==> inputs of tundra <==
==> flow/design.v <==
module decimator
               (
                clk,
                enable,
                rstn,
                filter_in,
                filter_out,
                ce_out
                );
  input   clk; 
  input   enable; 
  input   rstn; 
  input   [5:0] filter_in;  
  output  [20:0] filter_out;  
  output  ce_out; 
  reg  [3:0] cur_count;  
  wire phase_1;  
  reg  ce_out_reg;  
  reg  signed [5:0] input_register;  
  wire signed [5:0] section_in1;  
  wire signed [20:0] section_cast1;  
  wire signed [20:0] sum1;  
  reg  signed [20:0] section_out1;  
  wire signed [20:0] add_cast;  
  wire signed [20:0] add_cast_1;  
  wire signed [21:0] add_temp;  
  wire signed [20:0] section_in2;  
  wire signed [20:0] sum2;  
  reg  signed [20:0] section_out2;  
  wire signed [20:0] add_cast_2;  
  wire signed [20:0] add_cast_3;  
  wire signed [21:0] add_temp_1;  
  wire signed [20:0] section_in3;  
  wire signed [20:0] sum3;  
  reg  signed [20:0] section_out3;  
  wire signed [20:0] add_cast_4;  
  wire signed [20:0] add_cast_5;  
  wire signed [21:0] add_temp_2;  
  wire signed [20:0] section_in4;  
  wire signed [20:0] diff1;  
  wire signed [20:0] section_out4;  
  wire signed [20:0] sub_cast;  
  wire signed [20:0] sub_cast_1;  
  wire signed [21:0] sub_temp;  
  reg  signed [20:0] int_delay_pipe [0:1] ;  
  wire signed [20:0] section_in5;  
  wire signed [20:0] diff2;  
  wire signed [20:0] section_out5;  
  wire signed [20:0] sub_cast_2;  
  wire signed [20:0] sub_cast_3;  
  wire signed [21:0] sub_temp_1;  
  reg  signed [20:0] int_delay_pipe_1 [0:1] ;  
  wire signed [20:0] section_in6;  
  wire signed [20:0] diff3;  
  wire signed [20:0] section_out6;  
  wire signed [20:0] sub_cast_4;  
  wire signed [20:0] sub_cast_5;  
  wire signed [21:0] sub_temp_2;  
  reg  signed [20:0] int_delay_pipe_2 [0:1] ;  
  reg  signed [20:0] output_register;  
  always @ (posedge clk or negedge rstn)
    begin: ce_output
      if (rstn == 1'b0) begin
        cur_count <= 4'b0000;
      end
      else begin
        if (enable == 1'b1) begin
          if (cur_count == 4'b1111) begin
            cur_count <= 4'b0000;
          end
          else begin
            cur_count <= cur_count + 1'b1;
          end
        end
      end
    end  
  assign  phase_1 = (cur_count == 4'b0001 && enable == 1'b1)? 1'b1 : 1'b0;
  always @ (posedge clk or negedge rstn)
    begin: ce_output_register
      if (rstn == 1'b0) begin
        ce_out_reg <= 1'b0;
      end
      else begin
          ce_out_reg <= phase_1;
      end
    end  
  always @ (posedge clk or negedge rstn)
    begin: input_reg_process
      if (rstn == 1'b0) begin
        input_register <= 0;
      end
      else begin
        if (enable == 1'b1) begin
          input_register <= filter_in;
        end
      end
    end  
  assign section_in1 = input_register;
  assign section_cast1 = $signed({{15{section_in1[5]}}, section_in1});
  assign add_cast = section_cast1;
  assign add_cast_1 = section_out1;
  assign add_temp = add_cast + add_cast_1;
  assign sum1 = add_temp[20:0];
  always @ (posedge clk or negedge rstn)
    begin: integrator_delay_section1
      if (rstn == 1'b0) begin
        section_out1 <= 0;
      end
      else begin
        if (enable == 1'b1) begin
          section_out1 <= sum1;
        end
      end
    end  
  assign section_in2 = section_out1;
  assign add_cast_2 = section_in2;
  assign add_cast_3 = section_out2;
  assign add_temp_1 = add_cast_2 + add_cast_3;
  assign sum2 = add_temp_1[20:0];
  always @ (posedge clk or negedge rstn)
    begin: integrator_delay_section2
      if (rstn == 1'b0) begin
        section_out2 <= 0;
      end
      else begin
        if (enable == 1'b1) begin
          section_out2 <= sum2;
        end
      end
    end  
  assign section_in3 = section_out2;
  assign add_cast_4 = section_in3;
  assign add_cast_5 = section_out3;
  assign add_temp_2 = add_cast_4 + add_cast_5;
  assign sum3 = add_temp_2[20:0];
  always @ (posedge clk or negedge rstn)
    begin: integrator_delay_section3
      if (rstn == 1'b0) begin
        section_out3 <= 0;
      end
      else begin
        if (enable == 1'b1) begin
          section_out3 <= sum3;
        end
      end
    end  
  assign section_in4 = section_out3;
  assign sub_cast = section_in4;
  assign sub_cast_1 = diff1;
  assign sub_temp = sub_cast - sub_cast_1;
  assign section_out4 = sub_temp[20:0];
  always @ (posedge clk or negedge rstn)
    begin: comb_delay_section4
      if (rstn == 1'b0) begin
        int_delay_pipe[0] <= 21'b000000000000000000000;
        int_delay_pipe[1] <= 21'b000000000000000000000;
      end
      else begin
        if (phase_1 == 1'b1) begin
          int_delay_pipe[1] <= int_delay_pipe[0];
          int_delay_pipe[0] <= section_in4;
        end
      end
    end  
  assign diff1 = int_delay_pipe[1];
  assign section_in5 = section_out4;
  assign sub_cast_2 = section_in5;
  assign sub_cast_3 = diff2;
  assign sub_temp_1 = sub_cast_2 - sub_cast_3;
  assign section_out5 = sub_temp_1[20:0];
  always @ (posedge clk or negedge rstn)
    begin: comb_delay_section5
      if (rstn == 1'b0) begin
        int_delay_pipe_1[0] <= 21'b000000000000000000000;
        int_delay_pipe_1[1] <= 21'b000000000000000000000;
      end
      else begin
        if (phase_1 == 1'b1) begin
          int_delay_pipe_1[1] <= int_delay_pipe_1[0];
          int_delay_pipe_1[0] <= section_in5;
        end
      end
    end  
  assign diff2 = int_delay_pipe_1[1];
  assign section_in6 = section_out5;
  assign sub_cast_4 = section_in6;
  assign sub_cast_5 = diff3;
  assign sub_temp_2 = sub_cast_4 - sub_cast_5;
  assign section_out6 = sub_temp_2[20:0];
  always @ (posedge clk or negedge rstn)
    begin: comb_delay_section6
      if (rstn == 1'b0) begin
        int_delay_pipe_2[0] <= 21'b000000000000000000000;
        int_delay_pipe_2[1] <= 21'b000000000000000000000;
      end
      else begin
        if (phase_1 == 1'b1) begin
          int_delay_pipe_2[1] <= int_delay_pipe_2[0];
          int_delay_pipe_2[0] <= section_in6;
        end
      end
    end  
  assign diff3 = int_delay_pipe_2[1];
  always @ (posedge clk or negedge rstn)
    begin: output_reg_process
      if (rstn == 1'b0) begin
        output_register <= 0;
      end
      else begin
        if (phase_1 == 1'b1) begin
          output_register <= section_out6;
        end
      end
    end  
  assign ce_out = ce_out_reg;
  assign filter_out = output_register;
endmodule   
`timescale 1 ns / 1 ns
module loop_filter
          (
           clk,
           rstn,
           enable,
           filter_in,
           ceout,
           filter_out,
           a2,a3,b1,b2
          );
  input   clk;
  input   rstn;
  input   enable;
  input   signed [15:0] filter_in;   
  output  ceout;
  output  signed [15:0] filter_out;   
  input signed [17:0] a2,a3,b1,b2;
  wire enb_1_16_0;
  wire signed [33:0] b_1_out1;   
  wire signed [33:0] b_2_out1;   
  wire signed [15:0] CastCAS_out1;   
  wire signed [33:0] a_2_out1;   
  wire signed [33:0] a_3_out1;   
  wire signed [15:0] CastStates3_out1;   
  reg signed [15:0] BodyDelay3_out1;   
  wire signed [36:0] BodyLSum2_sub_cast;   
  wire signed [37:0] BodyLSum2_sub_cast_1;   
  wire signed [36:0] BodyLSum2_sub_cast_2;   
  wire signed [37:0] BodyLSum2_sub_cast_3;   
  wire signed [37:0] BodyLSum2_sub_temp;   
  wire signed [36:0] BodyLSum2_out1;   
  wire signed [37:0] BodyRSum2_sub_cast;   
  wire signed [36:0] BodyRSum2_sub_cast_1;   
  wire signed [37:0] BodyRSum2_sub_cast_2;   
  wire signed [37:0] BodyRSum2_sub_temp;   
  wire signed [36:0] BodyRSum2_out1;   
  wire signed [15:0] CastStates2_out1;   
  reg signed [15:0] BodyDelay2_out1;   
  wire signed [36:0] HeadSum1_add_cast;   
  wire signed [37:0] HeadSum1_add_cast_1;   
  wire signed [36:0] HeadSum1_add_cast_2;   
  wire signed [37:0] HeadSum1_add_cast_3;   
  wire signed [37:0] HeadSum1_add_temp;   
  wire signed [36:0] HeadSum1_out1;   
  assign b_1_out1 = b1 * filter_in;
  assign b_2_out1 = b2 * filter_in;
  assign enb_1_16_0 = enable;
  assign a_2_out1 = a2 * CastCAS_out1;
  assign a_3_out1 = a3 * CastCAS_out1;
  assign CastStates3_out1 = {{3{a_3_out1[33]}}, a_3_out1[33:21]};
  always @(posedge clk or negedge rstn)
    begin : BodyDelay3_process
      if (rstn == 1'b0) begin
        BodyDelay3_out1 <= 16'sb0000000000000000;
      end
      else begin
        if (enb_1_16_0) begin
          BodyDelay3_out1 <= CastStates3_out1;
        end
      end
    end
  assign BodyLSum2_sub_cast = {{2{b_2_out1[33]}}, {b_2_out1, 1'b0}};
  assign BodyLSum2_sub_cast_1 = BodyLSum2_sub_cast;
  assign BodyLSum2_sub_cast_2 = {BodyDelay3_out1, 21'b000000000000000000000};
  assign BodyLSum2_sub_cast_3 = BodyLSum2_sub_cast_2;
  assign BodyLSum2_sub_temp = BodyLSum2_sub_cast_1 - BodyLSum2_sub_cast_3;
  assign BodyLSum2_out1 = ((BodyLSum2_sub_temp[37] == 1'b0) && (BodyLSum2_sub_temp[36] != 1'b0) ? 37'sh0FFFFFFFFF :
              ((BodyLSum2_sub_temp[37] == 1'b1) && (BodyLSum2_sub_temp[36] != 1'b1) ? 37'sh1000000000 :
              $signed(BodyLSum2_sub_temp[36:0])));
  assign BodyRSum2_sub_cast = BodyLSum2_out1;
  assign BodyRSum2_sub_cast_1 = a_2_out1;
  assign BodyRSum2_sub_cast_2 = BodyRSum2_sub_cast_1;
  assign BodyRSum2_sub_temp = BodyRSum2_sub_cast - BodyRSum2_sub_cast_2;
  assign BodyRSum2_out1 = ((BodyRSum2_sub_temp[37] == 1'b0) && (BodyRSum2_sub_temp[36] != 1'b0) ? 37'sh0FFFFFFFFF :
              ((BodyRSum2_sub_temp[37] == 1'b1) && (BodyRSum2_sub_temp[36] != 1'b1) ? 37'sh1000000000 :
              $signed(BodyRSum2_sub_temp[36:0])));
  assign CastStates2_out1 = ((BodyRSum2_out1[36] == 1'b0) && (BodyRSum2_out1[35:21] == 15'b111111111111111) ? 16'sb0111111111111111 :
              $signed(BodyRSum2_out1[36:21]));
  always @(posedge clk or negedge rstn)
    begin : BodyDelay2_process
      if (rstn == 1'b0) begin
        BodyDelay2_out1 <= 16'sb0000000000000000;
      end
      else begin
        if (enb_1_16_0) begin
          BodyDelay2_out1 <= CastStates2_out1;
        end
      end
    end
  assign HeadSum1_add_cast = {{2{b_1_out1[33]}}, {b_1_out1, 1'b0}};
  assign HeadSum1_add_cast_1 = HeadSum1_add_cast;
  assign HeadSum1_add_cast_2 = {BodyDelay2_out1, 21'b000000000000000000000};
  assign HeadSum1_add_cast_3 = HeadSum1_add_cast_2;
  assign HeadSum1_add_temp = HeadSum1_add_cast_1 + HeadSum1_add_cast_3;
  assign HeadSum1_out1 = ((HeadSum1_add_temp[37] == 1'b0) && (HeadSum1_add_temp[36] != 1'b0) ? 37'sh0FFFFFFFFF :
              ((HeadSum1_add_temp[37] == 1'b1) && (HeadSum1_add_temp[36] != 1'b1) ? 37'sh1000000000 :
              $signed(HeadSum1_add_temp[36:0])));
  assign CastCAS_out1 = ((HeadSum1_out1[36] == 1'b0) && (HeadSum1_out1[35:31] != 5'b00000) ? 16'sb0111111111111111 :
              ((HeadSum1_out1[36] == 1'b1) && (HeadSum1_out1[35:31] != 5'b11111) ? 16'sb1000000000000000 :
              $signed(HeadSum1_out1[31:16])));
  assign filter_out = CastCAS_out1;
  assign ceout = enable;
endmodule   
module dlf_core (
   input             clk,
   input             rstn,
   input             dlf_en,
   input  [4:0]      tdc_dout,
   input  [17:0]     dlf_a2,
   input  [17:0]     dlf_a3,
   input  [17:0]     dlf_b1,
   input  [17:0]     dlf_b2,
   input  [14:0]     dlf_sdm_nc_in,
   output [15:0]     dlf_out,
   output            dlf_valid
   );
   wire signed [5:0]  dec_in;
   wire signed [20:0] dec_out;
   wire signed [15:0] dec_out_slc;
   wire signed [15:0] dlf_sdm_nc_in_ext;
   wire signed [15:0] dlf_in;
   wire signed [15:0] lf_out;
   wire               dec_ce;
   reg  [15:0]        dlf_out_r;
   reg                dlf_valid_r;
   assign dec_in = tdc_dout - 6'sd16;
   assign dlf_sdm_nc_in_ext = {1'b0,dlf_sdm_nc_in};
   assign dec_out_slc = dec_out[20:5];
   assign dlf_in = dec_out_slc - dlf_sdm_nc_in_ext;
   decimator decimator_1(
			 .clk(clk),
			 .enable(dlf_en),
			 .rstn(rstn),
			 .filter_in(dec_in),
			 .filter_out(dec_out),
			 .ce_out(dec_ce)
			 );
   loop_filter loop_filter_1(
			     .clk(clk),
			     .rstn(rstn),
			     .enable(dec_ce),
			     .filter_in(dlf_in),
			     .ceout(),
			     .filter_out(lf_out),
			     .a2(dlf_a2),
			     .a3(dlf_a3),
			     .b1(dlf_b1),
			     .b2(dlf_b2)
			     );
   always @(posedge clk or negedge rstn) begin
      if (rstn == 1'b0) begin
	 dlf_out_r <= 16'd0;
	 dlf_valid_r <= 1'b0;
      end
      else begin
	 dlf_valid_r <= dec_ce;
	 if (dec_ce)
	   dlf_out_r <= lf_out;
      end
   end
   assign dlf_out = dlf_out_r;
   assign dlf_valid = dlf_valid_r;
endmodule
==> flow/run.sh <==
#!/bin/bash
# the make line also repeats each setting of config.mk as NAME=value (left out here)
make -C /OpenROAD-flow-scripts/flow DESIGN_CONFIG=/design/flow/config.mk WORK_HOME=/design/flow/orfs CLKGATE_MAP_FILE= finish
==> flow/config.mk <==
export PLATFORM = sky130hd
export DESIGN_NAME = dlf_core
export DESIGN_NICKNAME = dlf_core
export VERILOG_FILES = /design/flow/design.v
export SDC_FILE = /design/flow/constraint.sdc
export NUM_CORES = 4
export LEC_CHECK = 0
export ABC_AREA = 0
export CAP_MARGIN = 20
export CELL_PAD_IN_SITES_GLOBAL_PLACEMENT = 2
export CORE_ASPECT_RATIO = 1.46
export CORE_MARGIN = 2
export CORE_UTILIZATION = 44
export CTS_CLUSTER_DIAMETER = 143
export GPL_ROUTABILITY_DRIVEN = 0
export MAX_ROUTING_LAYER = met4
export MIN_ROUTING_LAYER = met2
export PLACE_DENSITY_LB_ADDON = 0.09
export SETUP_SLACK_MARGIN = 3.87
export SLEW_MARGIN = 20
==> flow/constraint.sdc <==
create_clock -name core_clock -period 15.5 [get_ports {clk}]
set_input_delay 3.1000 -clock core_clock [delete_from_list [all_inputs] [get_ports {clk}]]
set_output_delay 3.1000 -clock core_clock [all_outputs]
set_load 0.01 [all_outputs]
==> willow: changes against tundra <==
Settings changed: ABC_AREA 0 to not set, CELL_PAD_IN_SITES_GLOBAL_PLACEMENT 2 to not set, CORE_ASPECT_RATIO 1.46 to not set, CORE_UTILIZATION 44 to 52, CTS_CLUSTER_DIAMETER 143 to not set, GPL_ROUTABILITY_DRIVEN 0 to not set, MAX_ROUTING_LAYER met4 to not set, MIN_ROUTING_LAYER met2 to not set, PLACE_DENSITY_LB_ADDON 0.09 to not set, SETUP_SLACK_MARGIN 3.87 to not set.
==> flow/constraint.sdc (replaced) <==
create_clock -name core_clock -period 21.5 [get_ports {clk}]
set_input_delay 4.3000 -clock core_clock [delete_from_list [all_inputs] [get_ports {clk}]]
set_output_delay 4.3000 -clock core_clock [all_outputs]
set_load 0.01 [all_outputs]
==> cedar: changes against tundra <==
Settings changed: ABC_AREA 0 to not set, CELL_PAD_IN_SITES_GLOBAL_PLACEMENT 2 to not set, CORE_ASPECT_RATIO 1.46 to not set, CORE_UTILIZATION 44 to 40, CTS_CLUSTER_DIAMETER 143 to not set, GPL_ROUTABILITY_DRIVEN 0 to not set, MAX_ROUTING_LAYER met4 to not set, MIN_ROUTING_LAYER met2 to not set, PLACE_DENSITY_LB_ADDON 0.09 to not set, SETUP_SLACK_MARGIN 3.87 to -1.83.
==> flow/constraint.sdc (replaced) <==
create_clock -name core_clock -period 24.1 [get_ports {clk}]
set_input_delay 4.8200 -clock core_clock [delete_from_list [all_inputs] [get_ports {clk}]]
set_output_delay 4.8200 -clock core_clock [all_outputs]
set_load 0.01 [all_outputs]
==> flow_metrics.tcl <==
# metrics dict for downstream scripts
set metrics [dict create \
    worst_hold_slack_ns 0.419 \
    detail_route.vias_per_cell 5.25 \
    cts_inserted_buffers 36 \
    post-route-period-util_pct 96.7 \
    finalSetupViolations 0 \
    detailed_place_hpwl_mm 124 \
    grt_antenna_before_repair 3 \
    status "finished clean" \
    globalRouteMet1Util_pct 37.3 \
    clock_area_share_pct 1.75 \
    reg2reg_slack_ns 4.36 \
    placement.cell_area_sq_um 66100 \
    synth_to_final_area_change_pct 10.7 \
    maximum_fanout_along_the_worst_path 13 \
    area.share.sequential_pct 9.65 \
]
# the run above: willow

==> flow_metrics.tcl <==
# metrics dict for downstream scripts
set metrics [dict create \
    finalWorstSetupSlack_ns -3.36 \
    synth_to_final_area_change_pct 19.7 \
    worst_hold_slack_ns 0.465 \
    status "complete, but fails checks" \
    clock_area_share_pct 1.46 \
    finalSetupViolations 29 \
    failed_layout_checks "design-rule violations, negative setup slack" \
    post-route-period-util_pct 122 \
    globalRouteMet1Util_pct 0 \
    drc 4 \
]
# the run above: tundra

==> flow_metrics.tcl <==
# metrics dict for downstream scripts
set metrics [dict create \
    maximum_fanout_along_the_worst_path 29 \
    worst_hold_slack_ns 0.466 \
    area.share.sequential_pct 9.94 \
    status "finished clean" \
    post-route-period-util_pct 97.9 \
    clock_area_share_pct 2.00 \
    finalSetupViolations 0 \
    reg2reg_slack_ns 4.69 \
    synth_to_final_area_change_pct 7.49 \
    detail_route.vias_per_cell 5.03 \
    placement.cell_area_sq_um 64400 \
]
# the run above: cedar

